==> flow/design.v <==
module interpolation (
    input           clk,
    input           RST,
    input           START,
    input   [5:0]   H0,
    input   [5:0]   V0,
    input   [3:0]   SW,
    input   [3:0]   SH,
    output          REN,
    input   [7:0]   R_DATA,
    output  [11:0]  ADDR,
    output  [7:0]   O_DATA,
    output          O_VALID
);
reg [5:0] reg_H0, reg_H0_next;
reg [5:0] reg_V0, reg_V0_next;
reg [3:0] reg_SW, reg_SW_next;
reg [3:0] reg_SH, reg_SH_next;
reg [11:0] reg_ADDR, reg_ADDR_next;
reg        output_valid, output_valid_next;  
reg        done, done_next;  
assign ADDR = reg_ADDR;
assign REN = 1'b0;
assign O_VALID = output_valid;
reg [9:0] width_sum, width_sum_next;
reg [9:0] height_sum, height_sum_next;
wire [5:0] X_lower, X_upper, Y_lower, Y_upper;
reg [5:0] last_y_row, last_y_row_next;  
reg x_divide, y_divide, x_divide_next, y_divide_next;
assign X_lower = width_sum[9:4];
assign X_upper = x_divide_next ? width_sum[9:4] : width_sum[9:4] + 1;
assign Y_lower = height_sum[9:4];
assign Y_upper = y_divide_next ? height_sum[9:4] : height_sum[9:4] + 1;
wire [5:0] next_X_lower, next_X_upper, next_Y_lower, next_Y_upper;
assign next_X_lower = width_sum_next[9:4];
assign next_X_upper = (width_sum_next[3:0] == 0) ? width_sum_next[9:4] : width_sum_next[9:4] + 1;
assign next_Y_lower = height_sum_next[9:4];
assign next_Y_upper = (height_sum_next[3:0] == 0) ? height_sum_next[9:4] : height_sum_next[9:4] + 1;
reg [3:0] x_ratio, x_ratio_next;  
reg [3:0] y_ratio, y_ratio_next;  
wire [7:0] left_margin, right_margin;
reg [7:0] data_y_lower [0:1];
reg [7:0] data_y_lower_next [0:1];
reg [7:0] data_y_upper [0:1];
reg [7:0] data_y_upper_next [0:1];
reg [4:0] count_cycle, count_cycle_next;
reg [1:0] pre_pre_state, pre_state, state, state_next;
wire pre_pre_state_is_11, pre_pre_state_is_10, pre_pre_state_is_01, pre_pre_state_is_00;
assign pre_pre_state_is_11 = pre_pre_state[1] & pre_pre_state[1];
assign pre_pre_state_is_00 = ~pre_pre_state[1] & ~pre_pre_state[0];
wire [5:0] x_ADDR, y_ADDR;
assign x_ADDR = state[1] ? X_upper : X_lower;
assign y_ADDR = state[0] ? Y_upper : Y_lower;
    Cal_Interpolation cal_inter_left (
        .DATA_1(data_y_lower[0]),
        .DATA_2(data_y_upper[0]),
        .ratio(y_ratio),
        .Out_DATA(left_margin)
    );
    Cal_Interpolation cal_inter_right (
        .DATA_1(data_y_lower[1]),
        .DATA_2(data_y_upper[1]),
        .ratio(y_ratio),
        .Out_DATA(right_margin)
    );
    Cal_Interpolation cal_inter (
        .DATA_1(left_margin),
        .DATA_2(right_margin),
        .ratio(x_ratio),
        .Out_DATA(O_DATA)
    );
always @(*)begin
    count_cycle_next = count_cycle;
    case(state)
        2'b00: begin
            if(y_divide_next | x_divide_next) begin
                state_next = 2'b11;
            end
            else begin
                state_next = 2'b01;
            end
        end
        2'b01: begin
            state_next = 2'b10;
        end
        2'b10: begin
            state_next = 2'b11;
        end
        2'b11: begin
            count_cycle_next = (count_cycle == 5'd16) ? 0 : count_cycle + 1;
            if(X_lower == next_X_lower && Y_upper == next_Y_upper) begin
                state_next = (X_upper == next_X_upper) ? 2'b11 : 2'b01;
            end
            else if(X_upper == next_X_lower) begin
                state_next = 2'b10;
            end
            else begin
                state_next = 2'b00;
            end
        end
    endcase
end
always @(*)begin
    reg_ADDR_next[5:0] = x_ADDR + reg_H0;
    reg_ADDR_next[11:6] = y_ADDR + reg_V0;
    output_valid_next = pre_state[1] & pre_state[0];
end
always @(*)begin
    case(pre_state)
        2'b00: begin
            data_y_lower_next[0] = R_DATA;
            data_y_lower_next[1] = x_divide ? R_DATA : data_y_lower[1];
            data_y_upper_next[0] = y_divide ? R_DATA : data_y_upper[0];
            data_y_upper_next[1] = data_y_upper[1];
        end
        2'b01: begin
            data_y_upper_next[0] = R_DATA;
            data_y_lower_next[0] = data_y_lower[0];
            data_y_lower_next[1] = data_y_lower[1];
            data_y_upper_next[1] = data_y_upper[1];
        end
        2'b10: begin
            data_y_lower_next[1] = R_DATA;
            data_y_lower_next[0] = pre_pre_state_is_11 ? data_y_lower[1] : data_y_lower[0];  
            data_y_upper_next[0] = pre_pre_state_is_11 ? data_y_upper[1] : data_y_upper[0];
            data_y_upper_next[1] = data_y_upper[1];
        end
        2'b11: begin
            data_y_upper_next[1] = R_DATA;
            data_y_lower_next[1] = y_divide ? R_DATA : data_y_lower[1];
            data_y_upper_next[0] = x_divide ? R_DATA : data_y_upper[0];
            data_y_lower_next[0] = y_divide ? data_y_upper[0] :
                                    x_divide ? data_y_lower[1] : data_y_lower[0];
        end
    endcase
end
always @(*)begin
    if(START) begin
        reg_H0_next = H0;
        reg_V0_next = V0;
        reg_SW_next = SW - 1;
        reg_SH_next = SH - 1;
    end
    else begin
        reg_H0_next = reg_H0;
        reg_V0_next = reg_V0;
        reg_SW_next = reg_SW;
        reg_SH_next = reg_SH;
    end
end
always @(*)begin
    if(state == 2'b11) begin
        if(count_cycle == 5'd16) begin
            width_sum_next = 0;
            height_sum_next = height_sum + reg_SH;
        end
        else begin
            width_sum_next = width_sum + reg_SW;
            height_sum_next = height_sum;
        end
    end
    else begin
        width_sum_next = width_sum;
        height_sum_next = height_sum;
    end
    x_divide_next = (width_sum[3:0] == 0);
    y_divide_next = (height_sum[3:0] == 0);
    x_ratio_next = width_sum[3:0];
    y_ratio_next = height_sum[3:0];
    if(height_sum[9:4] == reg_V0_next) begin
        done_next = 0;
    end
    else begin
        done_next = 1;
    end
end
always @(negedge clk) begin
    reg_ADDR <= reg_ADDR_next;
    data_y_lower[0] <= data_y_lower_next[0];
    data_y_lower[1] <= data_y_lower_next[1];
    data_y_upper[0] <= data_y_upper_next[0];
    data_y_upper[1] <= data_y_upper_next[1];
    output_valid <= output_valid_next;
end
always @(posedge clk) begin
    if(RST | START) begin
        width_sum <= 0;
        height_sum <= 0;
        state <= 2'b00;
        pre_state <= 2'b00;
        pre_pre_state <= 2'b00;
        x_divide <= 0;
        y_divide <= 0;
        x_ratio <= 0;
        y_ratio <= 0;
        done <= 1;
        count_cycle <= 0;
    end
    else begin
        width_sum <= width_sum_next;
        height_sum <= height_sum_next;
        state <= state_next;
        pre_state <= state;
        pre_pre_state <= pre_state;
        x_divide <= x_divide_next;
        y_divide <= y_divide_next;
        x_ratio <= x_ratio_next;
        y_ratio <= y_ratio_next;
        done <= done_next;
        count_cycle <= count_cycle_next;
    end
    reg_H0 <= reg_H0_next;
    reg_V0 <= reg_V0_next;
    reg_SW <= reg_SW_next;
    reg_SH <= reg_SH_next;
end
endmodule
module Cal_Interpolation (
    input   [7:0]   DATA_1,
    input   [7:0]   DATA_2,
    input   [3:0]   ratio,
    output  [7:0]   Out_DATA
);
    reg [3:0] flip_ratio;
    wire [7:0] d1_3, d1_2, d1_1, d1_0, d2_3, d2_2, d2_1, d2_0;
    wire [11:0] output_inter;
    assign d1_3 = {8{flip_ratio[3]}} & DATA_1;
    assign d1_2 = {8{flip_ratio[2]}} & DATA_1;
    assign d1_1 = {8{flip_ratio[1]}} & DATA_1;
    assign d1_0 = {8{flip_ratio[0]}} & DATA_1;
    assign d2_3 = {8{ratio[3]}} & DATA_2;
    assign d2_2 = {8{ratio[2]}} & DATA_2;
    assign d2_1 = {8{ratio[1]}} & DATA_2;
    assign d2_0 = {8{ratio[0]}} & DATA_2;
    assign output_inter = {d1_3, 3'b000} + {d1_2, 2'b00} + {d1_1, 1'b0} + d1_0 
                        + {d2_3, 3'b000} + {d2_2, 2'b00} + {d2_1, 1'b0} + d2_0 ;
    assign Out_DATA = (ratio == 4'b0000) ? DATA_1 : output_inter[11:4];
    always @(*)begin
        flip_ratio = ~ratio[3:0] + 1;
    end
endmodule
export LEC_CHECK = 0
export CAP_MARGIN = 20
export CORE_MARGIN = 2
export CORE_UTILIZATION = 60
export CTS_CLUSTER_DIAMETER = 306
export CTS_CLUSTER_SIZE = 97
export PLACE_DENSITY = 0.43
export SETUP_SLACK_MARGIN = -0.49
export SLEW_MARGIN = 20
create_clock -name core_clock -period 14.5 [get_ports {clk}]
run.sh (not shown) runs the stock make flow with config.mk's settings and CLKGATE_MAP_FILE=.
The starting point reached the layout checks and failed them: negative setup slack.
Change:
Settings changed: PLACE_DENSITY 0.43 to unset, SETUP_SLACK_MARGIN -0.49 to unset.
Clock period 14.5 ns to 25.0 ns, I/O delays scaled along.
After rerunning: The changed run finished but fails on negative setup slack. Clock-buffer cell count stays the same. Worst setup slack gets better by 3.1 ns. First-iteration DRC count rises by 20%. Final area fell by 0.55%. Total power drops by 42%. Global-route usage barely changes. Flip-flop count is unchanged. Area after synthesis does not change.
Change:
Settings changed: CORE_UTILIZATION 60 to 40, CTS_CLUSTER_DIAMETER 306 to unset, CTS_CLUSTER_SIZE 97 to unset.
Clock period 25.0 ns to 42.4 ns, I/O delays scaled along.
After rerunning:
- With this change the flow completed without violations
- sequential power fell by about 40%
- critical path depth fell by 1
- hold slack improves by 0.0037 ns
- clock-buffer cell count stays the same
- cell area fell by 5.8%
- worst setup slack improves by 4.0 ns
- die size rose by about 50%
- core utilization fell by 27 points
Change:
Settings changed: CORE_UTILIZATION 40 to 22.
Clock period 42.4 ns to 31.5 ns, I/O delays scaled along.
The new run produced a clean layout.
Worst setup slack gets worse by 2.8 ns.
Count of clock-buffer cells in the layout climbs by 1.
Via count climbs slightly.
Global-route usage drops by 6.9 points.
Combinational power climbs by well over a third.
Power climbs by a quarter to a third.
Design area climbs by a few percent.
Routed wire length climbs by a few percent.
Synthesized cell count is unchanged.
Core utilization drops by 20 points.
Sequential cell count is unchanged.
No activity file was given, so power comes from the tool's default toggle rates.
